File: design/flow/run.sh
#!/bin/bash
# the make line also repeats each setting of config.mk as NAME=value (left out here)
make -C /OpenROAD-flow-scripts/flow DESIGN_CONFIG=/design/flow/config.mk WORK_HOME=/design/flow/orfs CLKGATE_MAP_FILE= finish
File: design/flow/config.mk
export PLATFORM = sky130hd
export DESIGN_NAME = APB_TOP
export DESIGN_NICKNAME = APB_TOP
export VERILOG_FILES = /design/flow/design.v
export SDC_FILE = /design/flow/constraint.sdc
export NUM_CORES = 4
export LEC_CHECK = 0
export ABC_AREA = 1
export CAP_MARGIN = 30
export CELL_PAD_IN_SITES_DETAIL_PLACEMENT = 0
export CELL_PAD_IN_SITES_GLOBAL_PLACEMENT = 0
export CORE_MARGIN = 2
export CORE_UTILIZATION = 70
export CTS_CLUSTER_DIAMETER = 338
export CTS_CLUSTER_SIZE = 15
export GPL_ROUTABILITY_DRIVEN = 1
export GPL_TIMING_DRIVEN = 1
export MIN_ROUTING_LAYER = met1
export SETUP_SLACK_MARGIN = -0.02
export SLEW_MARGIN = 20
File: design/flow/constraint.sdc
create_clock -name core_clock -period 1.37 [get_ports {PCLK}]
set_input_delay 0.2740 -clock core_clock [delete_from_list [all_inputs] [get_ports {PCLK}]]
set_output_delay 0.2740 -clock core_clock [all_outputs]
set_load 0.01 [all_outputs]
File: design/flow/design.v
module APB_MASTER(PCLK,PRESETn,PREADY,ST,WEN,APB_WADRS,APB_RADRS,APB_WDATA,PRDATA,PSEL,PLSVERR,PENABLE,PWRITE,PADDR,PWDATA,APB_RDATA_OUT);
input ST,WEN;
input [8:0] APB_WADRS,APB_RADRS;
input [7:0] APB_WDATA;
output [7:0] APB_RDATA_OUT;
input PCLK,PRESETn,PREADY;
input [7:0] PRDATA;
output reg PSEL,PLSVERR;
output reg PENABLE,PWRITE;
output reg [8:0] PADDR;
output reg [7:0] PWDATA;
reg [1:0] PS,NS;
localparam  IDLE=2'b00,
            SETUP=2'b01,
            ACCESS=2'b10;
reg setup_error;
reg invalid_setup_error;
reg [7:0] rdata;
assign APB_RDATA_OUT = rdata;
always @(posedge PCLK)
begin
    if(!PRESETn)
        PS<=IDLE;
    else
        PS<=NS;
end
always @(*)
begin
    case(PS)
        IDLE:
        begin
            if(ST)
            begin
                NS=SETUP;
            end
            else
            begin
                NS=IDLE;
            end
        end
        SETUP:
        begin
            NS=ACCESS;
        end
        ACCESS:
        begin
            if(!PREADY)
                NS=ACCESS;
            else
            begin
                if(ST)
                    NS=SETUP;
                else
                    NS=IDLE;
            end
        end
        default:NS=IDLE;
    endcase
end
always @(posedge PCLK)
begin
    if(!PRESETn)
    begin
        PSEL     <= 0;
        PENABLE  <= 0;
        PWRITE   <= 0;
        PADDR    <= 0;
        PWDATA   <= 0;
    end
    else
    case(NS)
        IDLE:
        begin
            PSEL     <= 0;
            PENABLE  <= 0;
            PWRITE   <= 0;
            PADDR    <= 0;
            PWDATA   <= 0;
        end
        SETUP:
        begin
            PSEL    <= 1;
            PENABLE <= 0;
            PWRITE  <= WEN;
            PADDR   <= WEN ? APB_WADRS : APB_RADRS;
            PWDATA  <= APB_WDATA;
        end
        ACCESS:
        begin
            PSEL    <= 1;
            PENABLE <= 1;
        end
        default:
        begin
            PSEL     <= 0;
            PENABLE  <= 0;
            PWRITE   <= 0;
            PADDR    <= 0;
            PWDATA   <= 0;
        end
    endcase
end
always @(posedge PCLK)
begin
    if(!PRESETn)
        rdata <= 0;
    else if (PS == ACCESS && !PWRITE && PREADY)
        rdata <= PRDATA;
end
always @(*)
begin
    if (PADDR > 9'h03F)
        setup_error = 1'b1;
    else
        setup_error = 1'b0;
    invalid_setup_error = setup_error;
end
always @(posedge PCLK)
begin
    if(!PRESETn)
        PLSVERR <= 0;
    else
        PLSVERR <= invalid_setup_error;
end
endmodule
module APB_SLAVE(
 input PCLK,PRESETn,
 input PSEL,PENABLE,PWRITE,
 input [7:0]PADDR,PWDATA,
 output [7:0]PRDATA,
 output reg PREADY );
reg [7:0] mem [0:63];
assign PRDATA = (PADDR < 8'd64) ? mem[PADDR[5:0]] : 8'h00;
always @(*)
begin
 if(!PRESETn)
      PREADY = 0;
 else if(PSEL && PENABLE)
      PREADY = 1;
 else
      PREADY = 0;
end
always @(posedge PCLK)
begin
 if(PREADY && PWRITE && (PADDR < 8'd64))
      mem[PADDR[5:0]] <= PWDATA;
end
endmodule
module APB_TOP(
    input PCLK, PRESETn,
    input ST, WEN,
    input [8:0] APB_WADRS, APB_RADRS,
    input [7:0] APB_WDATA,
    output [7:0] APB_RDATA_OUT,
    output PSLVERR
);
    wire PSEL, PENABLE, PWRITE, PREADY;
    wire [8:0] PADDR;
    wire [7:0] PWDATA, PRDATA;
    APB_MASTER MASTER_INST (
        .PCLK(PCLK),
        .PRESETn(PRESETn),
        .PREADY(PREADY),
        .ST(ST),
        .WEN(WEN),
        .APB_WADRS(APB_WADRS),
        .APB_RADRS(APB_RADRS),
        .APB_WDATA(APB_WDATA),
        .PRDATA(PRDATA),
        .PSEL(PSEL),
        .PLSVERR(PSLVERR),
        .PENABLE(PENABLE),
        .PWRITE(PWRITE),
        .PADDR(PADDR),
        .PWDATA(PWDATA),
        .APB_RDATA_OUT(APB_RDATA_OUT)
    );
    APB_SLAVE SLAVE_INST (
        .PCLK(PCLK),
        .PRESETn(PRESETn),
        .PSEL(PSEL),
        .PENABLE(PENABLE),
        .PWRITE(PWRITE),
        .PADDR(PADDR[7:0]),  
        .PWDATA(PWDATA),
        .PRDATA(PRDATA),
        .PREADY(PREADY)
    );
endmodule
==> results of run 1 <==
## stage by stage
stage	hold WS (ps)	cells	setup WS [ps]	utilization [%]
final	262	2522	-683	88.3
after detailed placement	463	2437	-957	77.4
after floorplan	350	1937	-366	-
after global placement	464	2437	-890	77.4
after global routing	271	2522	-731	88.3
after CTS	261	2517	-542	86.1
## cell type report
cell class                      count  share of cell area (%)
Timing Repair inverter              1                  0.0315
Multi-Input combinational cell   1245                    24.3
Clock buffer                       50                    3.97
Sequential cell                   550                    58.2
Inverter                           29                   0.504
Timing Repair Buffer              243                    11.2
Tap cell                          402                    1.81
Clock inverter                      2                  0.0586
## per-layer routing
layer	global-route usage (%)	vias up	share of wire, %
met5	0	-	0
met4	14.8	0	4.6
met3	6.69	250	13
met2	59.5	1355	47
met1	53.0	7870	35
li1	-	7083	-
## repair_timing
item                                    4_1_cts  5_1_grt
buffers inserted                             18        3
endpoints found under the setup margin      554      552
pin swaps                                    41       55
cloned                                       12        4
hold buffers                                  0        0
resized                                     347      140
==> results.yml, run 1 <==
# implementation run metrics
yosys:
  most_common_cell: "sky130_fd_sc_hd__nand2_1"
  synth_top_area_share_pct: 68.7
  ys_sh_aoi_pct: 0.794
  synth.yosys.chip_area_um2: 22400
  mux_area_share_pct: 0.403
  synth-edff-count: 512
  synth-warning-count: 2
  post_synth_instance_area_um2: 22400
  ys_sh_xor_pct: 0
  synth_adder_area_share_pct: 0.112
  most_common_flop_cell_mapped_by_yosys: "sky130_fd_sc_hd__edfxtp_1"
  async_reset_ff_share_pct: 0
  synth.top_cells.by_area: "sky130_fd_sc_hd__edfxtp_1 (69%), sky130_fd_sc_hd__nand2_1 (11%), sky130_fd_sc_hd__nand3_1 (10%)"
  ys_seq_share_pct: 72.1
  syn_nets: 1969
  post_synth_most_frequent_cells: "sky130_fd_sc_hd__nand2_1 (680), sky130_fd_sc_hd__edfxtp_1 (512), sky130_fd_sc_hd__nand3_1 (447)"
  yosysUniqueCellTypes: 24
  basic_gate_share_of_the_synthesized_area_counting_and_or_nand_and_nor_cells_pct: 22.8
  netlist_instances: 1937
  synth_flops: 550
  yosysCellCount: 1937
  largest_area_cell: "sky130_fd_sc_hd__edfxtp_1"
  synth_area_per_cell_um2: 11.5
  synthTopLogicFamily: "simple AND/OR/NAND/NOR gates"
run_status:
  failed_layout_checks: "setup timing"
  run_status: "finished with violations"
pwr:
  power_leader: "registers"
  worst_ir_drop_vdd_mv: 1.15
  pg_clk_mw: 11.1
  power_mw: 31.6
  power.static_leakage_nw: 10.5
  powerDensity_nw_per_um2: 1140
  power.net_switching_mw: 6.92
  swShare_pct: 21.9
  p_clk_share_pct: 35.0
  share_comb_of_total_power_pct: 7.0
  internal_power_mw: 24.7
  pwr-share-seq_pct: 58.0
  seq_power_mw: 18.3
  power.combinational.total_mw: 2.22
final_layout:
  comb_area_um2: 6740
  final_design_area_no_fill_um2: 27800
  area_added_between_synthesis_and_finish_pct: 24.2
  fillers: 1329
  final-seq-area_um2: 16200
  final_net_count: 2144
sta:
  timing.final.crit_share_pct: 150
  worst_slack_ps: -683
  finalSetupViolations: 549
  grt_setup_unrepaired: "yes"
  fin_skew_ps: 19.7
  layout_min_cycle_time_ps: 2050
  report.final.hold_viol_count: 0
  max_slew.worst_pin.slew_ps: 640
  clock.fmax_ghz: 0.487
  report.final.slew_viol_count: 0
  max-slew-margin-rel_pct: 57.3
  final.setup.tns_ps: -202830
die:
  boundaryPins: 39
  core_util_floorplan_pct: 71.1
  chip_area_um2: 33400
  floorplan.die.height_um: 183
  design.core.area_um2: 31500
  fp.dieW_um: 183
  core.rowCount: 65
placed_design:
  gpl.final_weighted_congestion: 0.928
  buffers_on_ports: 38
  placed_cell_area_um2: 24300
  dp_hpwl_mm: 35.7
route:
  drt-total-wl_mm: 65.6
  antenna_diode_count: 0
  route.antenna.remaining_nets: 0
  detailroute.via_count: 16558
  vias_per_cell: 6.57
  number_of_remaining_drc_errors: 0
  iteration_0_drc_markers: 2748
  drt-wirelength-per-cell_um: 26.0
  dr.pass1.iters: 6
flow_run:
  cap_viol_max_count: 0
  warnings: 32
critical_path:
  critPathMaxStageDelay_ps: 370
  timing.critical_path.depth: 15
  critical_path.slowest_cell: "sky130_fd_sc_hd__dfxtp_4"
  timing.critical_path.fanout_max: 8
  register_to_register_setup_slack_ps: -680
  r2r-end: "MASTER_INST.rdata[4]"
  critPathCapture: "MASTER_INST.rdata[4]"
  cp_cell_sequence: "buf_12 > clkinv_16 > buf_16 > buf_12 > buf_16 > nand2_4 > nand3_4 > nand3_4 > nand2_4 > nand2_2 > nand3_2 > nand3_2 > nand2_2 > nand2_1 > a21oi_1"
  worst-endpoint-arrival_ps: 2470
  critPathCaptureType: "register"
  critical_path.top_delay_family: "simple AND/OR/NAND/NOR gates"
  worst-path-buf-inv: 5
  cp_data_required_time_ps: 1790
  ff2ff_path_depth: 15
  start_kind: "register"
  type_of_the_worst_setup_path: "register to register"
clocking:
  clock_latency_late_sink_ps: 550
  htree_num_levels: 2
  number_of_buffers_inserted_during_clock_tree_synthesis: 42
  cts.sink_count: 550
  cts_max_path_buffers: 3
  tritoncts: "built"
  root_buffer_selected_by_cts: "sky130_fd_sc_hd__clkbuf_16"
  clkSlewWorstSetupHoldPaths_ps: 70
grt:
  grt_overflow_total: 0
  grt_antenna_before_repair: 0
  global_route_wire_length_before_repair_mm: 92.6
  grt_start_max_net_pins: 61
  grt_use_total_pct: 37.6
  grt_pass1_vias: 15790
min_path:
  min_delay_worst_endpoint: "MASTER_INST.PWDATA[4]"
  min_delay_path_depth: 3
  holdCritStartpoint: "APB_WDATA[4]"
  hold_class: "input port to register"
==> run 2, diff against run 1 <==
ABC_AREA = default   (was 1)
CAP_MARGIN = 20   (was 30)
CELL_PAD_IN_SITES_DETAIL_PLACEMENT = default   (was 0)
CELL_PAD_IN_SITES_GLOBAL_PLACEMENT = default   (was 0)
CORE_UTILIZATION = 65   (was 70)
CTS_CLUSTER_DIAMETER = default   (was 338)
CTS_CLUSTER_SIZE = default   (was 15)
GPL_ROUTABILITY_DRIVEN = default   (was 1)
GPL_TIMING_DRIVEN = default   (was 1)
MIN_ROUTING_LAYER = default   (was met1)
SETUP_SLACK_MARGIN = 1.0   (was -0.02)
clock period = 2.47 ns   (was 1.37 ns; I/O delays follow)
==> results.yml, run 2 <==
# implementation run metrics
run_status:
  failed_layout_checks: "setup timing"
  run_status: "finished with violations"
yosys:
  synth_area_per_cell_um2: 19.6
  ys_sh_xor_pct: 0
  async_reset_ff_share_pct: 0
  yosysUniqueCellTypes: 38
  mux_area_share_pct: 15.0
  synth_adder_area_share_pct: 0.118
  syn_nets: 1117
  largest_area_cell: "sky130_fd_sc_hd__edfxtp_1"
  synth-warning-count: 2
  synth_top_area_share_pct: 72.3
  basic_gate_share_of_the_synthesized_area_counting_and_or_nand_and_nor_cells_pct: 3.03
  post_synth_most_frequent_cells: "sky130_fd_sc_hd__edfxtp_1 (512), sky130_fd_sc_hd__mux2i_1 (117), sky130_fd_sc_hd__mux4_2 (88)"
  yosysCellCount: 1085
  synth.top_cells.by_area: "sky130_fd_sc_hd__edfxtp_1 (72%), sky130_fd_sc_hd__mux4_2 (9.3%), sky130_fd_sc_hd__mux2i_1 (5.5%)"
  netlist_instances: 1085
  synth.yosys.chip_area_um2: 21300
  most_common_cell: "sky130_fd_sc_hd__edfxtp_1"
  synth_flops: 550
  post_synth_instance_area_um2: 21300
  ys_sh_aoi_pct: 4.26
  most_common_flop_cell_mapped_by_yosys: "sky130_fd_sc_hd__edfxtp_1"
  ys_seq_share_pct: 75.9
  synth-edff-count: 512
  synthTopLogicFamily: "multiplexers"
sta:
  fin_skew_ps: 15.6
  finalSetupViolations: 2
  report.final.hold_viol_count: 0
  grt_setup_unrepaired: "yes"
  max_slew.worst_pin.slew_ps: 794
  final.setup.tns_ps: -7.67
  clock.fmax_ghz: 0.404
  report.final.slew_viol_count: 0
  worst_slack_ps: -4.06
  max-slew-margin-rel_pct: 46.9
  layout_min_cycle_time_ps: 2470
  timing.final.crit_share_pct: 100
route:
  antenna_diode_count: 0
  drt-total-wl_mm: 49.3
  drt-wirelength-per-cell_um: 27.9
  vias_per_cell: 6.35
  route.antenna.remaining_nets: 0
  detailroute.via_count: 11205
  iteration_0_drc_markers: 1159
  number_of_remaining_drc_errors: 0
  dr.pass1.iters: 5
min_path:
  min_delay_worst_endpoint: "MASTER_INST.PADDR[8]"
  min_delay_path_depth: 2
  hold_class: "register to register"
  holdCritStartpoint: "MASTER_INST.PADDR[8]"
pwr:
  seq_power_mw: 10.2
  power.static_leakage_nw: 7.51
  pwr-share-seq_pct: 55.0
  pg_clk_mw: 7.56
  power_leader: "registers"
  p_clk_share_pct: 40.7
  worst_ir_drop_vdd_mv: 0.731
  internal_power_mw: 14.8
  power.combinational.total_mw: 0.801
  share_comb_of_total_power_pct: 4.3
  power_mw: 18.6
  power.net_switching_mw: 3.75
  powerDensity_nw_per_um2: 703
  swShare_pct: 20.2
clocking:
  cts_max_path_buffers: 3
  clock_latency_late_sink_ps: 570
  htree_num_levels: 2
  root_buffer_selected_by_cts: "sky130_fd_sc_hd__clkbuf_16"
  cts.sink_count: 550
  clkSlewWorstSetupHoldPaths_ps: 60
  tritoncts: "built"
  number_of_buffers_inserted_during_clock_tree_synthesis: 52
critical_path:
  critPathCapture: "MASTER_INST.rdata[5]"
  type_of_the_worst_setup_path: "register to register"
  register_to_register_setup_slack_ps: -4
  critPathCaptureType: "register"
  worst-path-buf-inv: 3
  worst-endpoint-arrival_ps: 2930
  critical_path.top_delay_family: "multiplexers"
  r2r-end: "MASTER_INST.rdata[5]"
  critPathMaxStageDelay_ps: 550
  timing.critical_path.fanout_max: 5
  ff2ff_path_depth: 8
  critical_path.slowest_cell: "sky130_fd_sc_hd__mux4_2"
  cp_cell_sequence: "buf_12 > buf_12 > mux4_2 > mux4_2 > nor2b_2 > a2111oi_2 > buf_4 > a211o_1"
  cp_data_required_time_ps: 2920
  start_kind: "register"
  timing.critical_path.depth: 8
final_layout:
  area_added_between_synthesis_and_finish_pct: 24.2
  final_net_count: 1312
  instances_no_fill: 1764
placed_design:
  buffers_on_ports: 38
  preCtsSetupSlack_ps: -357
  dp.cells: 1614
  gpl.final_weighted_congestion: 0.854
  dp_hpwl_mm: 29.6
die:
  chip_area_um2: 34200
  core_util_floorplan_pct: 65.7
  floorplan.die.height_um: 185
  boundaryPins: 39
  design.core.area_um2: 32400
  fp.dieW_um: 185
  core.rowCount: 66
flow_run:
  cap_viol_max_count: 0
  warnings: 32
grt:
  grt_pass1_vias: 11093
  grt_overflow_total: 0
  global_route_wire_length_before_repair_mm: 70.8
  grt_start_max_net_pins: 66
  grt_antenna_before_repair: 0
  grt_use_total_pct: 29.2
==> run 2: cell type report <==
| cell class | count | area, um^2 |
|---|---|---|
| Fill cell | 1604 | 5980 |
| Inverter | 3 | 11.3 |
| Sequential cell | 550 | 16200 |
| Clock buffer | 72 | 1450 |
| Clock inverter | 24 | 168 |
| Timing Repair Buffer | 198 | 2280 |
| Multi-Input combinational cell | 475 | 5750 |
| Tap cell | 442 | 553 |
==> run 2: repair_timing <==
| item | 4_1_cts | 5_1_grt |
|---|---|---|
| pin swaps | 16 | 47 |
| resized | 95 | 90 |
| buffers inserted | 23 | 22 |
| hold buffers | 0 | 0 |
| endpoints found under the setup margin | 553 | 554 |
| hold endpoints to repair | 0 | 0 |
| gates cloned | 0 | 9 |
==> run 2: per-stage QoR <==
step	utilization (%)	cell area, um^2	hold WS, ps
2_1_floorplan	-	21900	433
3_3_place_gp	72.6	23500	449
3_5_place_dp	72.6	23500	453
4_1_cts	79.2	25600	434
5_1_grt	81.5	26400	493
6_report	81.5	26400	467
==> run 2: routing by layer <==
layer / vias up / share of wire (%) / GRT usage (%)
li1: 4864 / - / -
met1: 5765 / 39 / 40.9
met2: 498 / 51 / 47.9
met3: 78 / 8.4 / 5.70
met4: 0 / 2.0 / 8.06
met5: - / 0 / 0
==> run 3, diff against run 2 <==
ABC_AREA = 0   (was default)
CAP_MARGIN = 15   (was 20)
CELL_PAD_IN_SITES_DETAIL_PLACEMENT = 1   (was default)
CELL_PAD_IN_SITES_GLOBAL_PLACEMENT = 1   (was default)
CORE_ASPECT_RATIO = 1.71   (was default)
CORE_MARGIN = 7   (was 2)
CORE_UTILIZATION = 51   (was 65)
GPL_TIMING_DRIVEN = 1   (was default)
MIN_ROUTING_LAYER = met2   (was default)
PLACE_DENSITY_LB_ADDON = 0.03   (was default)
SETUP_SLACK_MARGIN = 0.38   (was 1.0)
TNS_END_PERCENT = 5   (was default)
clock period = 3.1 ns   (was 2.47 ns; I/O delays follow)
==> results.yml, run 3 <==
# implementation run metrics
sta:
  report.final.hold_viol_count: 0
  grt_setup_unrepaired: "yes"
  max-slew-margin-rel_pct: 35.4
  max_slew.worst_pin.slew_ps: 969
  fin_skew_ps: 20.2
  final.setup.tns_ps: 0
  report.final.slew_viol_count: 0
  clock.fmax_ghz: 0.355
  finalSetupViolations: 0
  timing.final.crit_share_pct: 90.9
  final.hold.worst_slack_ps: 501
  layout_min_cycle_time_ps: 2820
  worst_slack_ps: 283
pwr:
  power_leader: "registers"
  p_clk_share_pct: 40.9
  power.net_switching_mw: 3.03
  swShare_pct: 20.6
  seq_power_mw: 8.17
  power_mw: 14.7
  share_comb_of_total_power_pct: 3.5
  power.combinational.total_mw: 0.508
  pg_clk_mw: 6.00
  pwr-share-seq_pct: 55.7
  power.static_leakage_nw: 7.15
  internal_power_mw: 11.6
  worst_ir_drop_vdd_mv: 0.516
  powerDensity_nw_per_um2: 590
route:
  number_of_remaining_drc_errors: 0
  met3RoutedLength_mm: 20.4
  detailroute.via_count: 14309
  vias_per_cell: 7.76
  route.layer.met1.wl_um: 0
  drt-wirelength-per-cell_um: 30.3
  route.antenna.remaining_nets: 0
  dr.pass1.iters: 8
  drt-total-wl_mm: 55.8
  iteration_0_drc_markers: 2789
  highest_layer: "met5"
  met2_wirelength_mm: 30.9
die:
  design.core.area_um2: 41000
  core_util_floorplan_pct: 51.8
  boundaryPins: 39
  floorplan.die.height_um: 281
  chip_area_um2: 47800
  core.rowCount: 97
  fp.dieW_um: 170
critical_path:
  worst-path-buf-inv: 2
  timing.critical_path.depth: 8
  critical_path.slowest_cell: "sky130_fd_sc_hd__dfxtp_4"
  critPathCapture: "MASTER_INST.rdata[3]"
  timing.critical_path.fanout_max: 32
  r2r-end: "MASTER_INST.rdata[3]"
  ff2ff_path_depth: 8
  cp_cell_sequence: "buf_12 > buf_4 > mux2i_1 > a22o_1 > a221oi_1 > o22ai_1 > a2111oi_2 > a211o_1"
  cp_data_required_time_ps: 3620
  critPathCaptureType: "register"
  register_to_register_setup_slack_ps: 280
  worst-endpoint-arrival_ps: 3330
  critical_path.top_delay_family: "AND-OR/OR-AND gates"
  start_kind: "register"
  critPathMaxStageDelay_ps: 580
  type_of_the_worst_setup_path: "register to register"
yosys:
  synth-edff-count: 512
  post_synth_most_frequent_cells: "sky130_fd_sc_hd__edfxtp_1 (512), sky130_fd_sc_hd__mux2i_1 (117), sky130_fd_sc_hd__mux4_2 (88)"
  syn_nets: 1117
  async_reset_ff_share_pct: 0
  synth.yosys.chip_area_um2: 21300
  synth_flops: 550
  largest_area_cell: "sky130_fd_sc_hd__edfxtp_1"
  synth.top_cells.by_area: "sky130_fd_sc_hd__edfxtp_1 (72%), sky130_fd_sc_hd__mux4_2 (9.3%), sky130_fd_sc_hd__mux2i_1 (5.5%)"
  yosysCellCount: 1085
  ys_sh_xor_pct: 0
  most_common_cell: "sky130_fd_sc_hd__edfxtp_1"
  most_common_flop_cell_mapped_by_yosys: "sky130_fd_sc_hd__edfxtp_1"
  synth-warning-count: 2
  mux_area_share_pct: 15.0
  yosysUniqueCellTypes: 38
  ys_sh_aoi_pct: 4.26
  post_synth_instance_area_um2: 21300
  basic_gate_share_of_the_synthesized_area_counting_and_or_nand_and_nor_cells_pct: 3.03
  synth_area_per_cell_um2: 19.6
  synth_adder_area_share_pct: 0.118
  synth_top_area_share_pct: 72.3
  ys_seq_share_pct: 75.9
  netlist_instances: 1085
  synthTopLogicFamily: "multiplexers"
min_path:
  min_delay_path_depth: 1
  min_delay_worst_endpoint: "MASTER_INST.PLSVERR"
  hold_class: "register to register"
  holdCritStartpoint: "MASTER_INST.PADDR[8]"
clocking:
  number_of_buffers_inserted_during_clock_tree_synthesis: 48
  cts_max_path_buffers: 3
  htree_num_levels: 2
  root_buffer_selected_by_cts: "sky130_fd_sc_hd__clkbuf_16"
  tritoncts: "built"
  clock_latency_late_sink_ps: 570
  quantity_of_hold_fixing_buffers_added_after_cts: 0
  cts.sink_count: 550
  clkSlewWorstSetupHoldPaths_ps: 70
final_layout:
  final-seq-area_um2: 16200
  fillers: 3652
  final_net_count: 1294
  final_design_area_no_fill_um2: 24900
  comb_area_um2: 4840
  instances_no_fill: 1844
  area_added_between_synthesis_and_finish_pct: 17.0
  layout.core_utilization_pct: 60.6
grt:
  grt_overflow_total: 0
  global_route_wire_length_before_repair_mm: 81.2
  grt_start_max_net_pins: 66
  grt_use_total_pct: 34.7
  grt_pass1_vias: 16744
  grt_antenna_before_repair: 0
placed_design:
  buffers_on_ports: 38
  gpl.final_weighted_congestion: 0.916
  dp.cells: 1755
  dp_hpwl_mm: 35.2
  preCtsSetupSlack_ps: -128
  placed_cell_area_um2: 23200
flow_run:
  warnings: 29
  cap_viol_max_count: 0
run_status:
  run_status: "timing/DRC/antenna clean"
## run 3: layer usage
layer  vias up  track usage, %
li1       4749               -
met5         -            8.26
met4        12            6.59
met3       377            41.6
met1      4869               -
met2      4302            45.7
## run 3: what timing repair did
action	4_1_cts	5_1_grt
setup endpoints to repair	3	8
gates cloned	0	1
pin swaps	0	0
setup buffers	0	0
resized	2	16
## run 3: final cells by class
type	count	share of cell area, %
diodes	6	0.0604
clock buffers	59	5.16
clock inverters	23	0.966
inverters	3	0.0453
multi-input cells	471	19.4
flip-flops and latches	550	65.0
well taps	544	2.74
repair buffers	188	6.59
==> run 4, diff against run 3 <==
ABC_AREA = default   (was 0)
CAP_MARGIN = 20   (was 15)
CELL_PAD_IN_SITES_DETAIL_PLACEMENT = default   (was 1)
CELL_PAD_IN_SITES_GLOBAL_PLACEMENT = default   (was 1)
CORE_ASPECT_RATIO = default   (was 1.71)
CORE_MARGIN = 2   (was 7)
CORE_UTILIZATION = 70   (was 51)
CTS_CLUSTER_SIZE = 27   (was default)
GPL_TIMING_DRIVEN = default   (was 1)
MIN_ROUTING_LAYER = default   (was met2)
PLACE_DENSITY_LB_ADDON = default   (was 0.03)
SETUP_SLACK_MARGIN = 0.55   (was 0.38)
TNS_END_PERCENT = default   (was 5)
clock period = 2.7 ns   (was 3.1 ns; I/O delays follow)
==> results.yml, run 4 <==
# implementation run metrics
yosys:
  largest_area_cell: "sky130_fd_sc_hd__edfxtp_1"
  post_synth_most_frequent_cells: "sky130_fd_sc_hd__edfxtp_1 (512), sky130_fd_sc_hd__mux2i_1 (117), sky130_fd_sc_hd__mux4_2 (88)"
  most_common_cell: "sky130_fd_sc_hd__edfxtp_1"
  synth.yosys.chip_area_um2: 21300
  ys_sh_aoi_pct: 4.26
  most_common_flop_cell_mapped_by_yosys: "sky130_fd_sc_hd__edfxtp_1"
  synth-warning-count: 2
  synth_top_area_share_pct: 72.3
  post_synth_instance_area_um2: 21300
  mux_area_share_pct: 15.0
  netlist_instances: 1085
  async_reset_ff_share_pct: 0
  yosysUniqueCellTypes: 38
  synth_area_per_cell_um2: 19.6
  ys_seq_share_pct: 75.9
  synth-edff-count: 512
  syn_nets: 1117
  synth.top_cells.by_area: "sky130_fd_sc_hd__edfxtp_1 (72%), sky130_fd_sc_hd__mux4_2 (9.3%), sky130_fd_sc_hd__mux2i_1 (5.5%)"
  yosysCellCount: 1085
  synth_adder_area_share_pct: 0.118
  basic_gate_share_of_the_synthesized_area_counting_and_or_nand_and_nor_cells_pct: 3.03
  ys_sh_xor_pct: 0
  synth_flops: 550
  synthTopLogicFamily: "multiplexers"
critical_path:
  start_kind: "register"
  crit_path_frequent_cell: "sky130_fd_sc_hd__mux4_2"
  ff2ff_path_depth: 8
  r2r-end: "MASTER_INST.rdata[1]"
  register_to_register_setup_slack_ps: 170
  worst-endpoint-arrival_ps: 2970
  type_of_the_worst_setup_path: "register to register"
  timing.critical_path.fanout_max: 7
  critPathCapture: "MASTER_INST.rdata[1]"
  critical_path.slowest_cell: "sky130_fd_sc_hd__mux4_2"
  cp_cell_sequence: "buf_12 > buf_16 > mux4_2 > mux4_2 > nor2b_2 > a2111oi_2 > buf_4 > a211o_1"
  critical_path.top_delay_family: "multiplexers"
  timing.critical_path.depth: 8
  critPathCaptureType: "register"
  cp_data_required_time_ps: 3150
  worst-path-buf-inv: 3
  critPathMaxStageDelay_ps: 580
die:
  boundaryPins: 39
  core.rowCount: 63
  core_util_floorplan_pct: 71.3
  floorplan.die.height_um: 178
  design.core.area_um2: 29800
  fp.dieW_um: 178
  chip_area_um2: 31800
flow_run:
  warnings: 32
  cap_viol_max_count: 0
clocking:
  htree_num_levels: 2
  clock_latency_late_sink_ps: 580
  number_of_buffers_inserted_during_clock_tree_synthesis: 51
  quantity_of_hold_fixing_buffers_added_after_cts: 0
  root_buffer_selected_by_cts: "sky130_fd_sc_hd__clkbuf_16"
  cts.sink_count: 550
  clkSlewWorstSetupHoldPaths_ps: 70
  tritoncts: "built"
  cts_max_path_buffers: 3
sta:
  max_slew.worst_pin.slew_ps: 1050
  timing.final.crit_share_pct: 93.6
  clock.fmax_ghz: 0.396
  layout_min_cycle_time_ps: 2530
  report.final.hold_viol_count: 0
  report.final.slew_viol_count: 0
  final.setup.tns_ps: 0
  grt_setup_unrepaired: "yes"
  finalSetupViolations: 0
  max-slew-margin-rel_pct: 29.7
  final.hold.worst_slack_ps: 464
  worst_slack_ps: 172
  fin_skew_ps: 32.9
final_layout:
  instances_no_fill: 1697
  final-seq-area_um2: 16200
  fillers: 1326
  final_design_area_no_fill_um2: 25100
  comb_area_um2: 4960
  layout.core_utilization_pct: 84.2
  area_added_between_synthesis_and_finish_pct: 18.1
  final_net_count: 1302
min_path:
  holdCritStartpoint: "MASTER_INST.PWDATA[3]"
  hold_class: "register to register"
  min_delay_path_depth: 1
  min_delay_worst_endpoint: "MASTER_INST.PWDATA[3]"
placed_design:
  placed_cell_area_um2: 23200
  dp_hpwl_mm: 30.8
  gpl.final_weighted_congestion: 0.884
  dp.cells: 1589
  buffers_on_ports: 38
  preCtsSetupSlack_ps: -104
pwr:
  power_mw: 16.8
  pwr-share-seq_pct: 55.8
  p_clk_share_pct: 40.5
  pg_clk_mw: 6.79
  power_leader: "registers"
  power.combinational.total_mw: 0.620
  powerDensity_nw_per_um2: 668
  swShare_pct: 20.5
  share_comb_of_total_power_pct: 3.7
  seq_power_mw: 9.34
  worst_ir_drop_vdd_mv: 0.775
  power.static_leakage_nw: 7.25
  power.net_switching_mw: 3.43
  internal_power_mw: 13.3
grt:
  grt_overflow_total: 0
  grt_start_max_net_pins: 66
  grt_pass1_vias: 11695
  grt_antenna_before_repair: 3
  global_route_wire_length_before_repair_mm: 76.6
  grt_use_total_pct: 34.5
route:
  vias_per_cell: 6.91
  dr.pass1.iters: 5
  route.antenna.remaining_nets: 0
  iteration_0_drc_markers: 1697
  detailroute.via_count: 11727
  number_of_remaining_drc_errors: 0
  drt-total-wl_mm: 53.0
  drt-wirelength-per-cell_um: 31.2
run_status:
  run_status: "timing/DRC/antenna clean"
run 4: layer usage:
| metal | up-vias | wire length (um) | global-route usage [%] |
|---|---|---|---|
| met5 | - | 0 | 0 |
| met3 | 132 | 5380 | 7.03 |
| met4 | 0 | 2090 | 12.8 |
| met2 | 803 | 26300 | 55.9 |
| li1 | 4802 | - | - |
| met1 | 5990 | 19200 | 47.5 |
run 4: timing repair:
item	in CTS	in global routing
cloned	3	2
setup buffers	7	6
pin swaps	4	1
gates resized	32	10
setup endpoints to repair	8	18
run 4: area by class of cell:
class	count	area share (%)
Clock inverter	26	0.788
Clock buffer	63	5.31
Antenna cell	1	0.00997
Inverter	3	0.0449
Timing Repair Buffer	193	7.75
Sequential cell	550	64.4
Tap cell	390	1.94
Multi-Input combinational cell	471	19.8
==> run 5, diff against run 4 <==
CAP_MARGIN = 5   (was 20)
CORE_UTILIZATION = 46   (was 70)
CTS_CLUSTER_SIZE = default   (was 27)
MIN_ROUTING_LAYER = met2   (was default)
SETUP_SLACK_MARGIN = 1.0   (was 0.55)
==> results.yml, run 5 <==
# implementation run metrics
route:
  detailroute.via_count: 14255
  vias_per_cell: 7.48
  drt-wirelength-per-cell_um: 27.6
  number_of_remaining_drc_errors: 0
  drt-total-wl_mm: 52.6
  dr.pass1.iters: 7
  route.antenna.remaining_nets: 0
  iteration_0_drc_markers: 2233
yosys:
  synth_flops: 550
  largest_area_cell: "sky130_fd_sc_hd__edfxtp_1"
  async_reset_ff_share_pct: 0
  synth_adder_area_share_pct: 0.118
  syn_nets: 1117
  yosysCellCount: 1085
  post_synth_most_frequent_cells: "sky130_fd_sc_hd__edfxtp_1 (512), sky130_fd_sc_hd__mux2i_1 (117), sky130_fd_sc_hd__mux4_2 (88)"
  basic_gate_share_of_the_synthesized_area_counting_and_or_nand_and_nor_cells_pct: 3.03
  synth.top_cells.by_area: "sky130_fd_sc_hd__edfxtp_1 (72%), sky130_fd_sc_hd__mux4_2 (9.3%), sky130_fd_sc_hd__mux2i_1 (5.5%)"
  synthTopLogicFamily: "multiplexers"
  synth_area_per_cell_um2: 19.6
  synth-edff-count: 512
  ys_sh_xor_pct: 0
  ys_seq_share_pct: 75.9
  synth-warning-count: 2
  ys_sh_aoi_pct: 4.26
  most_common_cell: "sky130_fd_sc_hd__edfxtp_1"
  netlist_instances: 1085
  mux_area_share_pct: 15.0
  yosysUniqueCellTypes: 38
  synth.yosys.chip_area_um2: 21300
  synth_top_area_share_pct: 72.3
  most_common_flop_cell_mapped_by_yosys: "sky130_fd_sc_hd__edfxtp_1"
  post_synth_instance_area_um2: 21300
die:
  core_util_floorplan_pct: 46.7
  floorplan.die.height_um: 219
  chip_area_um2: 47900
  core.rowCount: 78
  boundaryPins: 39
  design.core.area_um2: 45500
  fp.dieW_um: 219
sta:
  fin_skew_ps: 36.0
  report.final.hold_viol_count: 0
  max-slew-margin-rel_pct: 21.1
  grt_setup_unrepaired: "yes"
  finalSetupViolations: 0
  worst_slack_ps: 50.9
  timing.final.crit_share_pct: 98.1
  clock.fmax_ghz: 0.377
  final.setup.tns_ps: 0
  max_slew.worst_pin.slew_ps: 1180
  report.final.slew_viol_count: 0
  layout_min_cycle_time_ps: 2650
clocking:
  root_buffer_selected_by_cts: "sky130_fd_sc_hd__clkbuf_16"
  tritoncts: "built"
  cts_max_path_buffers: 3
  quantity_of_hold_fixing_buffers_added_after_cts: 0
  htree_num_levels: 2
  number_of_buffers_inserted_during_clock_tree_synthesis: 55
  clkSlewWorstSetupHoldPaths_ps: 60
  cts.sink_count: 550
  clock_latency_late_sink_ps: 640
flow_run:
  cap_viol_max_count: 0
  warnings: 30
min_path:
  holdCritStartpoint: "PRESETn"
  min_delay_path_depth: 3
  hold_class: "input port to register"
  min_delay_worst_endpoint: "MASTER_INST.PS[0]"
pwr:
  share_comb_of_total_power_pct: 4.1
  power.static_leakage_nw: 7.43
  power.net_switching_mw: 3.72
  pwr-share-seq_pct: 53.9
  power_leader: "registers"
  seq_power_mw: 9.35
  internal_power_mw: 13.6
  power.combinational.total_mw: 0.706
  power_mw: 17.3
  swShare_pct: 21.5
  powerDensity_nw_per_um2: 653
  p_clk_share_pct: 42.0
  pg_clk_mw: 7.28
  worst_ir_drop_vdd_mv: 0.494
grt:
  grt_antenna_before_repair: 1
  global_route_wire_length_before_repair_mm: 77.5
  grt_pass1_vias: 16637
  grt_overflow_total: 0
  grt_start_max_net_pins: 66
  grt_use_total_pct: 33.1
final_layout:
  area_added_between_synthesis_and_finish_pct: 25.0
  final_design_area_no_fill_um2: 26600
  layout.core_utilization_pct: 58.4
  final_net_count: 1290
critical_path:
  cp_data_required_time_ps: 3220
  cp_cell_sequence: "buf_16 > buf_12 > mux4_2 > mux2i_1 > a2111oi_4 > a211o_1"
  worst-path-buf-inv: 2
  critPathCaptureType: "register"
  worst-endpoint-arrival_ps: 3170
  critPathMaxStageDelay_ps: 570
  timing.critical_path.depth: 6
  critical_path.top_delay_family: "multiplexers"
  r2r-end: "MASTER_INST.rdata[2]"
  type_of_the_worst_setup_path: "register to register"
  critPathCapture: "MASTER_INST.rdata[2]"
  timing.critical_path.fanout_max: 18
  register_to_register_setup_slack_ps: 50
  critical_path.slowest_cell: "sky130_fd_sc_hd__mux2i_1"
  start_kind: "register"
  ff2ff_path_depth: 6
placed_design:
  gpl.final_weighted_congestion: 0.953
  buffers_on_ports: 38
  dp_hpwl_mm: 31.0
  preCtsSetupSlack_ps: -253
  placed_cell_area_um2: 23300
run_status:
  run_status: "timing/DRC/antenna clean"
==> run 5: repair_timing <==
action,4_1_cts,5_1_grt
setup buffers,54,11
cloned,2,3
gates resized,118,41
endpoints found under the setup margin,544,548
hold endpoints to repair,0,0
pin swaps,34,33
==> run 5: layout make-up <==
cell class	count	area, um^2
multi-input cells	472	5710
clock buffers	76	1530
flip-flops and latches	550	16200
inverters	3	11.3
well taps	600	751
diodes	2	5.00
fillers	3407	18900
repair buffers	176	2210
clock inverters	27	161
==> run 5: layer usage <==
metal  global-route usage [%]  vias up  part of all wire (%)  wire length, um
li1                         -     4782                     -                -
met4                     5.50       14                   5.6             2930
met5                     7.19        -                  0.60              318
met2                     40.9     4246                    53            27700
met1                        -     4902                     0                0
met3                     43.1      311                    41            21600
==> run 5: per-stage QoR <==
step / std cells / hold WS, ps
after floorplan: 1085 / 433
after global placement: 1731 / 448
after detailed placement: 1731 / 452
after CTS: 1890 / 427
after global routing: 1906 / 483
final: 1906 / 455
==> run 6, diff against run 5 <==
ABC_AREA = 1   (was default)
CAP_MARGIN = 20   (was 5)
CELL_PAD_IN_SITES_DETAIL_PLACEMENT = 0   (was default)
CELL_PAD_IN_SITES_GLOBAL_PLACEMENT = 3   (was default)
CORE_UTILIZATION = 30   (was 46)
GPL_TIMING_DRIVEN = 1   (was default)
MIN_ROUTING_LAYER = default   (was met2)
PLACE_DENSITY = 0.53   (was default)
SETUP_SLACK_MARGIN = default   (was 1.0)
TNS_END_PERCENT = 15   (was default)
clock period = 1.58 ns   (was 2.7 ns; I/O delays follow)
==> results.yml, run 6 <==
# implementation run metrics
route:
  dr.pass1.iters: 5
  drt-total-wl_mm: 79.6
  detailroute.via_count: 15246
  met2_wirelength_mm: 38.7
  route.antenna.remaining_nets: 0
  number_of_remaining_drc_errors: 0
  vias_per_cell: 4.82
  route.layer.met1.wl_mm: 36.2
  antenna_diode_count: 0
  met3RoutedLength_mm: 2.99
  iteration_0_drc_markers: 1210
  highest_layer: "met4"
  drt-wirelength-per-cell_um: 25.1
sta:
  grt_setup_unrepaired: "yes"
  report.final.slew_viol_count: 0
  report.final.hold_viol_count: 0
  max-slew-margin-rel_pct: 68.7
  final.hold.worst_slack_ps: 277
  fin_skew_ps: 17.4
  layout_min_cycle_time_ps: 1980
  max_slew.worst_pin.slew_ps: 469
  timing.final.crit_share_pct: 125
  final.setup.tns_ps: -69330
  clock.fmax_ghz: 0.506
  finalSetupViolations: 544
  worst_slack_ps: -397
min_path:
  holdCritStartpoint: "APB_WDATA[2]"
  min_delay_worst_endpoint: "MASTER_INST.PWDATA[2]"
  min_delay_path_depth: 3
  hold_class: "input port to register"
placed_design:
  gpl.final_weighted_congestion: 0.782
  dp_hpwl_mm: 50.8
  placed_cell_area_um2: 25400
  buffers_on_ports: 38
yosys:
  yosysUniqueCellTypes: 24
  synth.top_cells.by_area: "sky130_fd_sc_hd__edfxtp_1 (69%), sky130_fd_sc_hd__nand2_1 (11%), sky130_fd_sc_hd__nand3_1 (10%)"
  ys_sh_xor_pct: 0
  post_synth_instance_area_um2: 22400
  syn_nets: 1969
  netlist_instances: 1937
  ys_sh_aoi_pct: 0.794
  most_common_cell: "sky130_fd_sc_hd__nand2_1"
  mux_area_share_pct: 0.403
  largest_area_cell: "sky130_fd_sc_hd__edfxtp_1"
  ys_seq_share_pct: 72.1
  synth_area_per_cell_um2: 11.5
  yosysCellCount: 1937
  synthTopLogicFamily: "simple AND/OR/NAND/NOR gates"
  basic_gate_share_of_the_synthesized_area_counting_and_or_nand_and_nor_cells_pct: 22.8
  synth_flops: 550
  async_reset_ff_share_pct: 0
  post_synth_most_frequent_cells: "sky130_fd_sc_hd__nand2_1 (680), sky130_fd_sc_hd__edfxtp_1 (512), sky130_fd_sc_hd__nand3_1 (447)"
  synth-edff-count: 512
  synth-warning-count: 2
  most_common_flop_cell_mapped_by_yosys: "sky130_fd_sc_hd__edfxtp_1"
  synth_top_area_share_pct: 68.7
  synth_adder_area_share_pct: 0.112
  synth.yosys.chip_area_um2: 22400
clocking:
  cts_max_path_buffers: 3
  cts.sink_count: 550
  clock_latency_late_sink_ps: 600
  tritoncts: "built"
  quantity_of_hold_fixing_buffers_added_after_cts: 0
  clkSlewWorstSetupHoldPaths_ps: 60
  root_buffer_selected_by_cts: "sky130_fd_sc_hd__clkbuf_16"
  htree_num_levels: 3
  number_of_buffers_inserted_during_clock_tree_synthesis: 66
pwr:
  pwr-share-seq_pct: 48.1
  share_comb_of_total_power_pct: 6.4
  seq_power_mw: 15.9
  internal_power_mw: 25.7
  worst_ir_drop_vdd_mv: 0.693
  power.static_leakage_nw: 11.2
  power.combinational.total_mw: 2.13
  p_clk_share_pct: 45.5
  powerDensity_nw_per_um2: 1110
  pg_clk_mw: 15.1
  power_leader: "registers"
  swShare_pct: 22.4
  power.net_switching_mw: 7.41
critical_path:
  worst-endpoint-arrival_ps: 2450
  critPathCaptureType: "register"
  timing.critical_path.fanout_max: 16
  start_kind: "register"
  type_of_the_worst_setup_path: "register to register"
  timing.critical_path.depth: 14
  critPathCapture: "MASTER_INST.rdata[6]"
  cp_cell_sequence: "buf_16 > clkinv_16 > buf_16 > buf_12 > nand2_1 > nand3_1 > nand3_1 > nand2_2 > nand2_1 > nand3_1 > nand3_2 > nand2_4 > nand2_2 > a21oi_2"
  critical_path.slowest_cell: "sky130_fd_sc_hd__dfxtp_4"
  worst-path-buf-inv: 4
  cp_data_required_time_ps: 2050
  r2r-end: "MASTER_INST.rdata[6]"
  ff2ff_path_depth: 14
  critical_path.top_delay_family: "simple AND/OR/NAND/NOR gates"
  register_to_register_setup_slack_ps: -400
  critPathMaxStageDelay_ps: 360
  crit_path_frequent_cell: "sky130_fd_sc_hd__nand3_1"
die:
  fp.dieW_um: 277
  design.core.area_um2: 74100
  floorplan.die.height_um: 277
  boundaryPins: 39
  core_util_floorplan_pct: 30.2
  chip_area_um2: 76700
  core.rowCount: 100
flow_run:
  cap_viol_max_count: 0
  warnings: 32
grt:
  grt_start_max_net_pins: 47
  grt_pass1_vias: 15672
  grt_use_total_pct: 20.3
  grt_overflow_total: 0
  global_route_wire_length_before_repair_mm: 110
  grt_antenna_before_repair: 2
final_layout:
  fillers: 7113
  final_design_area_no_fill_um2: 29800
  final_net_count: 2182
  area_added_between_synthesis_and_finish_pct: 33.2
run_status:
  failed_layout_checks: "setup timing"
  run_status: "finished with violations"
## run 6: stage by stage
step / util (%) / instances / power (mW) / setup WS (ps)
finish: 40.2 / 3165 / 33.1 / -397
global route: 40.2 / 3165 / 34.3 / -498
CTS: 38.5 / 3151 / 33.4 / -477
detailed placement: 34.2 / 3022 / 18.0 / -937
global placement: 34.2 / 3022 / 18.0 / -915
floorplan: - / 1937 / 17.0 / -156
## run 6: layout make-up
class / instances / area [um^2] / area share (%)
Multi-Input combinational cell: 1245 / 6860 / 23.0
Clock inverter: 32 / 342 / 1.15
Timing Repair inverter: 2 / 35.0 / 0.118
Sequential cell: 550 / 16200 / 54.2
Tap cell: 969 / 1210 / 4.07
Inverter: 29 / 141 / 0.475
Timing Repair Buffer: 256 / 3270 / 11.0
Clock buffer: 82 / 1780 / 5.96
## run 6: timing repair
item                                    4_1_cts  5_1_grt
setup buffers                                 8        8
pin swaps                                    19       59
gates cloned                                  7        8
endpoints found under the setup margin      553      547
resized                                     204      278
## run 6: per-layer routing
metal  up-vias  GRT usage (%)
li1       7222              -
met2       300           34.2
met4         0           6.16
met1      7627           27.2
met3        97           2.90
met5         -              0
==> run 7, diff against run 6 <==
ABC_AREA = default   (was 1)
CELL_PAD_IN_SITES_DETAIL_PLACEMENT = default   (was 0)
CELL_PAD_IN_SITES_GLOBAL_PLACEMENT = default   (was 3)
CORE_UTILIZATION = 72   (was 30)
CTS_CLUSTER_SIZE = 25   (was default)
GPL_TIMING_DRIVEN = default   (was 1)
PLACE_DENSITY = default   (was 0.53)
PLACE_DENSITY_LB_ADDON = 0.0   (was default)
SETUP_SLACK_MARGIN = 0.31   (was default)
TNS_END_PERCENT = default   (was 15)
clock period = 1.2 ns   (was 1.58 ns; I/O delays follow)
==> results.yml, run 7 <==
# generated from flow reports
die:
  design.core.area_um2: 28900
  chip_area_um2: 30900
  boundaryPins: 39
  floorplan.die.height_um: 176
  core.rowCount: 62
  core_util_floorplan_pct: 73.6
  fp.dieW_um: 176
yosys:
  ys_seq_share_pct: 75.9
  synth_flops: 550
  async_reset_ff_share_pct: 0
  synth_area_per_cell_um2: 19.6
  synth.top_cells.by_area: "sky130_fd_sc_hd__edfxtp_1 (72%), sky130_fd_sc_hd__mux4_2 (9.3%), sky130_fd_sc_hd__mux2i_1 (5.5%)"
  synth_top_area_share_pct: 72.3
  ys_sh_xor_pct: 0
  post_synth_instance_area_um2: 21300
  most_common_cell: "sky130_fd_sc_hd__edfxtp_1"
  basic_gate_share_of_the_synthesized_area_counting_and_or_nand_and_nor_cells_pct: 3.03
  synth-warning-count: 2
  yosysCellCount: 1085
  mux_area_share_pct: 15.0
  most_common_flop_cell_mapped_by_yosys: "sky130_fd_sc_hd__edfxtp_1"
  synth_adder_area_share_pct: 0.118
  post_synth_most_frequent_cells: "sky130_fd_sc_hd__edfxtp_1 (512), sky130_fd_sc_hd__mux2i_1 (117), sky130_fd_sc_hd__mux4_2 (88)"
  syn_nets: 1117
  largest_area_cell: "sky130_fd_sc_hd__edfxtp_1"
  yosysUniqueCellTypes: 38
  synth-edff-count: 512
  ys_sh_aoi_pct: 4.26
  synth.yosys.chip_area_um2: 21300
  synthTopLogicFamily: "multiplexers"
  netlist_instances: 1085
run_status:
  failed_stage: "global routing"
  run_status: "did not finish"
placed_design:
  buffers_on_ports: 38
  dp_hpwl_mm: 30.5
  dp.cells: 1626
  gpl.final_weighted_congestion: 0.878
  preCtsSetupSlack_ps: -1710
clocking:
  cts.sink_count: 550
  root_buffer_selected_by_cts: "sky130_fd_sc_hd__clkbuf_16"
  cts_max_path_buffers: 3
  number_of_buffers_inserted_during_clock_tree_synthesis: 51
  htree_num_levels: 2
run 7: through the flow:
step / hold slack, ps / util [%] / instance area (um^2) / total power [mW] / TNS (ps)
floorplan: 352 / - / 21900 / 22.2 / -406690
global placement: 456 / 83.9 / 24200 / 22.9 / -551240
detailed placement: 460 / 83.9 / 24200 / 22.9 / -566730
CTS: 266 / 91.8 / 26500 / 38.7 / -338850
run 7: repair_timing:
| item | 4_1_cts |
|---|---|
| resized | 102 |
| hold endpoints to repair | 0 |
| gates cloned | 2 |
| buffers inserted | 19 |
| pin swaps | 17 |
| setup endpoints to repair | 703 |
| hold buffers | 0 |
==> run 8, diff against run 7 <==
ABC_AREA = 1   (was default)
CTS_CLUSTER_DIAMETER = 399   (was default)
CTS_CLUSTER_SIZE = default   (was 25)
PLACE_DENSITY_LB_ADDON = default   (was 0.0)
SETUP_SLACK_MARGIN = 0.38   (was 0.31)
clock period = 1.95 ns   (was 1.2 ns; I/O delays follow)
==> results.yml, run 8 <==
# implementation run metrics
clocking:
  clkSlewWorstSetupHoldPaths_ps: 70
  tritoncts: "built"
  quantity_of_hold_fixing_buffers_added_after_cts: 0
  htree_num_levels: 2
  cts.sink_count: 550
  root_buffer_selected_by_cts: "sky130_fd_sc_hd__clkbuf_16"
  number_of_buffers_inserted_during_clock_tree_synthesis: 51
  cts_max_path_buffers: 3
  clock_latency_late_sink_ps: 590
yosys:
  ys_sh_aoi_pct: 0.794
  ys_seq_share_pct: 72.1
  syn_nets: 1969
  yosysCellCount: 1937
  most_common_flop_cell_mapped_by_yosys: "sky130_fd_sc_hd__edfxtp_1"
  synth_top_area_share_pct: 68.7
  synth_flops: 550
  post_synth_instance_area_um2: 22400
  most_common_cell: "sky130_fd_sc_hd__nand2_1"
  synth_adder_area_share_pct: 0.112
  largest_area_cell: "sky130_fd_sc_hd__edfxtp_1"
  basic_gate_share_of_the_synthesized_area_counting_and_or_nand_and_nor_cells_pct: 22.8
  synth-edff-count: 512
  synth-warning-count: 2
  synth_area_per_cell_um2: 11.5
  synth.yosys.chip_area_um2: 22400
  yosysUniqueCellTypes: 24
  synth.top_cells.by_area: "sky130_fd_sc_hd__edfxtp_1 (69%), sky130_fd_sc_hd__nand2_1 (11%), sky130_fd_sc_hd__nand3_1 (10%)"
  mux_area_share_pct: 0.403
  async_reset_ff_share_pct: 0
  ys_sh_xor_pct: 0
  netlist_instances: 1937
  post_synth_most_frequent_cells: "sky130_fd_sc_hd__nand2_1 (680), sky130_fd_sc_hd__edfxtp_1 (512), sky130_fd_sc_hd__nand3_1 (447)"
  synthTopLogicFamily: "simple AND/OR/NAND/NOR gates"
grt:
  grt_overflow_total: 0
  grt_start_max_net_pins: 66
  met2_track_demand_over_resource_in_global_routing_pct: 67.1
  grt_use_total_pct: 41.7
  grt_antenna_before_repair: 1
  grt_pass1_vias: 16920
  met1_usage_pct: 53.9
  gr-usage-met3_pct: 9.05
  global_route_wire_length_before_repair_mm: 101
  globalRoute.busiestLayer: "met2"
critical_path:
  critPathCapture: "MASTER_INST.rdata[1]"
  timing.critical_path.depth: 13
  worst-endpoint-arrival_ps: 2960
  critical_path.top_delay_family: "simple AND/OR/NAND/NOR gates"
  critical_path.slowest_cell: "sky130_fd_sc_hd__dfxtp_4"
  cp_data_required_time_ps: 2410
  r2r-end: "MASTER_INST.rdata[1]"
  critPathMaxStageDelay_ps: 420
  timing.critical_path.fanout_max: 20
  ff2ff_path_depth: 13
  start_kind: "register"
  crit_path_frequent_cell: "sky130_fd_sc_hd__nand2_1"
  cp_cell_sequence: "clkbuf_16 > clkinv_8 > buf_16 > nand2_1 > nand3_1 > nand3_1 > nand2_1 > nand2_1 > nand3_2 > nand3_2 > nand2_4 > nand2_2 > a21oi_2"
  critPathCaptureType: "register"
  register_to_register_setup_slack_ps: -550
  type_of_the_worst_setup_path: "register to register"
  worst-path-buf-inv: 3
route:
  dr.pass1.iters: 14
  number_of_remaining_drc_errors: 0
  vias_per_cell: 7.72
  drt-total-wl_mm: 92.0
  iteration_0_drc_markers: 4767
  route.antenna.remaining_nets: 0
  drt-wirelength-per-cell_um: 36.2
  detailroute.via_count: 19617
pwr:
  power.static_leakage_nw: 11.1
  swShare_pct: 24.1
  internal_power_mw: 19.5
  pwr-share-seq_pct: 50.2
  p_clk_share_pct: 42.5
  power_leader: "registers"
  worst_ir_drop_vdd_mv: 0.824
  power.combinational.total_mw: 1.86
  seq_power_mw: 12.9
  share_comb_of_total_power_pct: 7.2
  pg_clk_mw: 10.9
  powerDensity_nw_per_um2: 886
  power.net_switching_mw: 6.20
final_layout:
  instances_no_fill: 2541
  fillers: 651
  layout.core_utilization_pct: 94.7
  final-seq-area_um2: 16200
  final_net_count: 2136
  comb_area_um2: 7220
  final_design_area_no_fill_um2: 29000
  area_added_between_synthesis_and_finish_pct: 29.5
sta:
  layout_min_cycle_time_ps: 2500
  final.hold.worst_slack_ps: 362
  timing.final.crit_share_pct: 128
  fin_skew_ps: 21.9
  report.final.hold_viol_count: 0
  max_slew.worst_pin.slew_ps: 1170
  worst_slack_ps: -546
  finalSetupViolations: 9
  clock.fmax_ghz: 0.401
  grt_setup_unrepaired: "yes"
  max-slew-margin-rel_pct: 21.9
  report.final.slew_viol_count: 0
placed_design:
  preCtsSetupSlack_ps: -568
  gpl.final_weighted_congestion: 0.967
  placed_cell_area_um2: 24000
  buffers_on_ports: 38
  dp.cells: 2397
  dp_hpwl_mm: 35.2
run_status:
  failed_layout_checks: "setup timing"
  run_status: "finished with violations"
min_path:
  min_delay_path_depth: 3
  holdCritStartpoint: "APB_WDATA[4]"
  min_delay_worst_endpoint: "MASTER_INST.PWDATA[4]"
  hold_class: "input port to register"
die:
  fp.dieW_um: 180
  chip_area_um2: 32500
  boundaryPins: 39
  floorplan.die.height_um: 180
  core_util_floorplan_pct: 73.1
  core.rowCount: 64
  design.core.area_um2: 30600
flow_run:
  cap_viol_max_count: 0
  warnings: 33
-- run 8: final cells by class --
class	count	share of cell area [%]
diodes	1	0.00864
repair buffers	224	11.0
repair inverters	3	0.186
clock buffers	63	4.60
multi-input cells	1245	24.9
flip-flops and latches	550	55.8
clock inverters	30	1.31
inverters	29	0.531
well taps	396	1.71
-- run 8: what timing repair did --
item | in CTS | in global routing
cloned | 13 | 20
setup endpoints to repair | 553 | 554
pin swaps | 22 | 74
setup buffers | 12 | 5
gates resized | 246 | 335
-- run 8: through the flow --
step | power [mW] | TNS (ps)
2_1_floorplan | 13.8 | 0
3_3_place_gp | 14.2 | -212150
3_5_place_dp | 14.2 | -230870
4_1_cts | 24.4 | 0
5_1_grt | 25.8 | -2840
6_report | 25.7 | -3200
-- run 8: metal layers --
metal  part of all wire (%)  vias up
met5                  0.085        -
met4                     11        2
met3                     18      958
met2                     43     2769
met1                     27     8776
li1                       -     7112
==> run 9, diff against run 8 <==
ABC_AREA = default   (was 1)
CAP_MARGIN = 0   (was 20)
CELL_PAD_IN_SITES_GLOBAL_PLACEMENT = 3   (was default)
CORE_ASPECT_RATIO = 0.66   (was default)
CORE_MARGIN = 3   (was 2)
CORE_UTILIZATION = 40   (was 72)
CTS_CLUSTER_DIAMETER = default   (was 399)
SETUP_SLACK_MARGIN = default   (was 0.38)
SLEW_MARGIN = 40   (was 20)
TNS_END_PERCENT = 55   (was default)
clock period = 2.7 ns   (was 1.95 ns; I/O delays follow)
==> results.yml, run 9 <==
# implementation run metrics
yosys:
  synth_top_area_share_pct: 72.3
  synth_adder_area_share_pct: 0.118
  synth.top_cells.by_area: "sky130_fd_sc_hd__edfxtp_1 (72%), sky130_fd_sc_hd__mux4_2 (9.3%), sky130_fd_sc_hd__mux2i_1 (5.5%)"
  synth_flops: 550
  netlist_instances: 1085
  ys_seq_share_pct: 75.9
  async_reset_ff_share_pct: 0
  basic_gate_share_of_the_synthesized_area_counting_and_or_nand_and_nor_cells_pct: 3.03
  most_common_flop_cell_mapped_by_yosys: "sky130_fd_sc_hd__edfxtp_1"
  mux_area_share_pct: 15.0
  synth-warning-count: 2
  post_synth_most_frequent_cells: "sky130_fd_sc_hd__edfxtp_1 (512), sky130_fd_sc_hd__mux2i_1 (117), sky130_fd_sc_hd__mux4_2 (88)"
  synthTopLogicFamily: "multiplexers"
  most_common_cell: "sky130_fd_sc_hd__edfxtp_1"
  syn_nets: 1117
  ys_sh_aoi_pct: 4.26
  ys_sh_xor_pct: 0
  yosysUniqueCellTypes: 38
  largest_area_cell: "sky130_fd_sc_hd__edfxtp_1"
  post_synth_instance_area_um2: 21300
  yosysCellCount: 1085
  synth_area_per_cell_um2: 19.6
  synth.yosys.chip_area_um2: 21300
  synth-edff-count: 512
run_status:
  run_status: "timing/DRC/antenna clean"
clocking:
  htree_num_levels: 2
  tritoncts: "built"
  root_buffer_selected_by_cts: "sky130_fd_sc_hd__clkbuf_16"
  cts_max_path_buffers: 3
  cts.sink_count: 550
  number_of_buffers_inserted_during_clock_tree_synthesis: 53
  clkSlewWorstSetupHoldPaths_ps: 60
  clock_latency_late_sink_ps: 610
  cts_post_setup_buffers_inserted: 0
critical_path:
  critPathMaxStageDelay_ps: 510
  start_kind: "register"
  crit_path_frequent_cell: "sky130_fd_sc_hd__buf_4"
  worst-path-buf-inv: 4
  type_of_the_worst_setup_path: "register to register"
  critical_path.slowest_cell: "sky130_fd_sc_hd__a221oi_1"
  critPathCaptureType: "register"
  r2r-end: "MASTER_INST.rdata[1]"
  register_to_register_setup_slack_ps: 90
  critical_path.top_delay_family: "AND-OR/OR-AND gates"
  timing.critical_path.depth: 9
  timing.critical_path.fanout_max: 18
  ff2ff_path_depth: 9
  cp_cell_sequence: "buf_4 > and2_2 > buf_12 > a221oi_1 > o22ai_1 > buf_4 > a2111oi_0 > buf_4 > a211o_1"
  cp_data_required_time_ps: 3250
  critPathCapture: "MASTER_INST.rdata[1]"
  worst-endpoint-arrival_ps: 3160
min_path:
  hold_class: "register to register"
  min_delay_path_depth: 2
  min_delay_worst_endpoint: "MASTER_INST.PADDR[8]"
  holdCritStartpoint: "MASTER_INST.PADDR[8]"
route:
  route.antenna.remaining_nets: 0
  iteration_0_drc_markers: 911
  number_of_remaining_drc_errors: 0
  drt-wirelength-per-cell_um: 27.5
  drt-total-wl_mm: 55.6
  antenna_diode_count: 0
  detailroute.via_count: 10765
  vias_per_cell: 5.33
  dr.pass1.iters: 5
grt:
  grt_antenna_before_repair: 0
  grt_pass1_vias: 10970
  grt_overflow_total: 0
  grt_start_max_net_pins: 66
  global_route_wire_length_before_repair_mm: 80.7
  grt_use_total_pct: 20.2
sta:
  finalSetupViolations: 0
  report.final.hold_viol_count: 0
  timing.final.crit_share_pct: 96.7
  grt_setup_unrepaired: "no"
  final.setup.tns_ps: 0
  report.final.slew_viol_count: 0
  clock.fmax_ghz: 0.383
  fin_skew_ps: 18.1
  max-slew-margin-rel_pct: 45.2
  layout_min_cycle_time_ps: 2610
  max_slew.worst_pin.slew_ps: 822
final_layout:
  final_net_count: 1321
  instances_no_fill: 2021
  final_design_area_no_fill_um2: 25500
  area_added_between_synthesis_and_finish_pct: 19.8
pwr:
  share_comb_of_total_power_pct: 3.5
  power.net_switching_mw: 3.59
  power.static_leakage_nw: 7.38
  swShare_pct: 21.0
  power_leader: "registers"
  worst_ir_drop_vdd_mv: 0.497
  seq_power_mw: 9.35
  pg_clk_mw: 7.18
  internal_power_mw: 13.5
  power.combinational.total_mw: 0.605
  pwr-share-seq_pct: 54.6
  p_clk_share_pct: 41.9
  powerDensity_nw_per_um2: 673
die:
  fp.dieW_um: 290
  chip_area_um2: 56000
  design.core.area_um2: 51600
  core.rowCount: 67
  core_util_floorplan_pct: 41.2
  floorplan.die.height_um: 193
  boundaryPins: 39
flow_run:
  cap_viol_max_count: 0
  warnings: 29
placed_design:
  dp.cells: 1924
  dp_hpwl_mm: 36.5
  gpl.final_weighted_congestion: 0.747
  placed_cell_area_um2: 23800
  buffers_on_ports: 38
run 9: per-layer routing:
layer  share of wire [%]  track usage, %
met3                 4.7            3.64
met2                  43            28.6
met5                   0               0
met1                  50            32.6
met4                 1.8            4.29
run 9: final cells by class:
type | instances | area (um^2)
clock inverter | 31 | 246
timing repair buffer | 210 | 1980
fill | 4371 | 26200
sequential | 550 | 16200
tap | 690 | 863
clock buffer | 66 | 1410
multi-input combinational | 471 | 4800
inverter | 3 | 11.3
run 9: through the flow:
stage               total power, mW  utilization [%]  setup slack (ps)  hold WS [ps]
detailed placement             10.1             46.1              -296           454
global route                   17.8             49.3              29.9           522
CTS                            17.4             49.3              27.8           471
floorplan                      9.83                -               413           426
finish                         17.1             49.3              88.6           468
global placement               10.1             46.1              -155           440
run 9: timing repair:
item                       4_1_cts  5_1_grt
hold buffers                     0        0
gates resized                    0        9
setup endpoints to repair        0        3
==> run 10, diff against run 9 <==
ABC_AREA = 1   (was default)
CAP_MARGIN = 20   (was 0)
CELL_PAD_IN_SITES_GLOBAL_PLACEMENT = default   (was 3)
CORE_ASPECT_RATIO = default   (was 0.66)
CORE_MARGIN = 2   (was 3)
CORE_UTILIZATION = 72   (was 40)
CTS_CLUSTER_DIAMETER = 372   (was default)
SLEW_MARGIN = 20   (was 40)
TNS_END_PERCENT = default   (was 55)
clock period = 1.57 ns   (was 2.7 ns; I/O delays follow)
==> results.yml, run 10 <==
# implementation run metrics
run_status:
  run_status: "finished with violations"
  failed_layout_checks: "setup timing"
min_path:
  min_delay_worst_endpoint: "MASTER_INST.PWDATA[1]"
  min_delay_path_depth: 3
  hold_class: "input port to register"
  holdCritStartpoint: "APB_WDATA[1]"
clocking:
  cts.sink_count: 550
  quantity_of_hold_fixing_buffers_added_after_cts: 0
  htree_num_levels: 2
  root_buffer_selected_by_cts: "sky130_fd_sc_hd__clkbuf_16"
  clock_latency_late_sink_ps: 600
  cts_max_path_buffers: 3
  tritoncts: "built"
  clkSlewWorstSetupHoldPaths_ps: 80
critical_path:
  register_to_register_setup_slack_ps: -840
  timing.critical_path.depth: 14
  worst-endpoint-arrival_ps: 2880
  critical_path.slowest_cell: "sky130_fd_sc_hd__dfxtp_4"
  cp_data_required_time_ps: 2040
  critical_path.top_delay_family: "simple AND/OR/NAND/NOR gates"
  critPathCaptureType: "register"
  type_of_the_worst_setup_path: "register to register"
  ff2ff_path_depth: 14
  critPathMaxStageDelay_ps: 380
  worst-path-buf-inv: 4
  start_kind: "register"
  timing.critical_path.fanout_max: 18
  cp_cell_sequence: "buf_12 > clkinv_16 > buf_12 > buf_12 > nand2_1 > nand3_2 > nand3_2 > nand2_2 > nand2_2 > nand3_2 > nand3_2 > nand2_2 > nand2_2 > a21oi_2"
  critPathCapture: "MASTER_INST.rdata[3]"
sta:
  report.final.slew_viol_count: 0
  fin_skew_ps: 26.1
  clock.fmax_ghz: 0.414
  max_slew.worst_pin.slew_ps: 980
  report.final.hold_viol_count: 0
  max-slew-margin-rel_pct: 34.6
  timing.final.crit_share_pct: 154
  grt_setup_unrepaired: "yes"
  worst_slack_ps: -843
  finalSetupViolations: 545
  layout_min_cycle_time_ps: 2410
placed_design:
  buffers_on_ports: 38
  preCtsSetupSlack_ps: -879
  dp_hpwl_mm: 35.7
  gpl.final_weighted_congestion: 0.972
  dp.cells: 2440
yosys:
  ys_seq_share_pct: 72.1
  synth.top_cells.by_area: "sky130_fd_sc_hd__edfxtp_1 (69%), sky130_fd_sc_hd__nand2_1 (11%), sky130_fd_sc_hd__nand3_1 (10%)"
  synth_flops: 550
  synth_adder_area_share_pct: 0.112
  ys_sh_xor_pct: 0
  post_synth_instance_area_um2: 22400
  syn_nets: 1969
  synth.yosys.chip_area_um2: 22400
  most_common_cell: "sky130_fd_sc_hd__nand2_1"
  yosysCellCount: 1937
  synth_area_per_cell_um2: 11.5
  async_reset_ff_share_pct: 0
  yosysUniqueCellTypes: 24
  netlist_instances: 1937
  basic_gate_share_of_the_synthesized_area_counting_and_or_nand_and_nor_cells_pct: 22.8
  synth_top_area_share_pct: 68.7
  ys_sh_aoi_pct: 0.794
  post_synth_most_frequent_cells: "sky130_fd_sc_hd__nand2_1 (680), sky130_fd_sc_hd__edfxtp_1 (512), sky130_fd_sc_hd__nand3_1 (447)"
  most_common_flop_cell_mapped_by_yosys: "sky130_fd_sc_hd__edfxtp_1"
  synth-warning-count: 2
  mux_area_share_pct: 0.403
route:
  detailroute.via_count: 19587
  highest_layer: "met4"
  dr.pass1.iters: 18
  drt-wirelength-per-cell_um: 34.5
  number_of_remaining_drc_errors: 0
  antenna_diode_count: 0
  iteration_0_drc_markers: 4600
  vias_per_cell: 7.63
  drt-total-wl_mm: 88.5
pwr:
  swShare_pct: 24.4
  p_clk_share_pct: 41.2
  pwr-share-seq_pct: 51.6
  share_comb_of_total_power_pct: 7.3
  power.net_switching_mw: 7.57
  power.static_leakage_nw: 11.1
  internal_power_mw: 23.5
  pg_clk_mw: 12.8
  power_leader: "registers"
  powerDensity_nw_per_um2: 1070
  seq_power_mw: 16.0
  worst_ir_drop_vdd_mv: 1.54
die:
  core_util_floorplan_pct: 73.1
  design.core.area_um2: 30600
  chip_area_um2: 32500
  boundaryPins: 39
  floorplan.die.height_um: 180
  fp.dieW_um: 180
  core.rowCount: 64
final_layout:
  area_added_between_synthesis_and_finish_pct: 29.5
  instances_no_fill: 2566
  final_net_count: 2162
grt:
  grt_antenna_before_repair: 1
  grt_overflow_total: 0
  grt_use_total_pct: 43.7
  grt_start_max_net_pins: 66
flow_run:
  warnings: 33
-- run 10: per-stage QoR --
step | hold WS (ps) | utilization (%) | setup TNS, ps | cell area, um^2 | power, mW
floorplan | 390 | - | -74550 | 22400 | 17.1
global placement | 456 | 79.9 | -403670 | 24400 | 17.8
detailed placement | 450 | 79.9 | -429540 | 24400 | 17.8
CTS | 289 | 90.6 | -74390 | 27700 | 29.7
global route | 319 | 94.6 | -223290 | 29000 | 31.2
finish | 294 | 94.6 | -232350 | 29000 | 31.1
-- run 10: cell type report --
type / instances / area (um^2)
Sequential cell: 550 / 16200
Multi-Input combinational cell: 1245 / 7310
Timing Repair Buffer: 251 / 3220
Fill cell: 704 / 1640
Clock buffer: 61 / 1310
Tap cell: 396 / 495
Clock inverter: 32 / 285
Inverter: 29 / 141
Timing Repair inverter: 2 / 27.5
-- run 10: per-layer routing --
metal / up-vias / GRT usage [%]
met5: - / 0
met4: 0 / 27.3
met3: 896 / 11.9
met2: 2689 / 68.7
met1: 8841 / 54.4
li1: 7161 / -
-- run 10: timing repair --
item	CTS	global route
gates resized	329	268
hold endpoints to repair	0	0
setup endpoints to repair	553	545
gates cloned	12	4
setup buffers	15	5
pin swaps	19	69
Power is estimated from default activity; no workload was simulated.
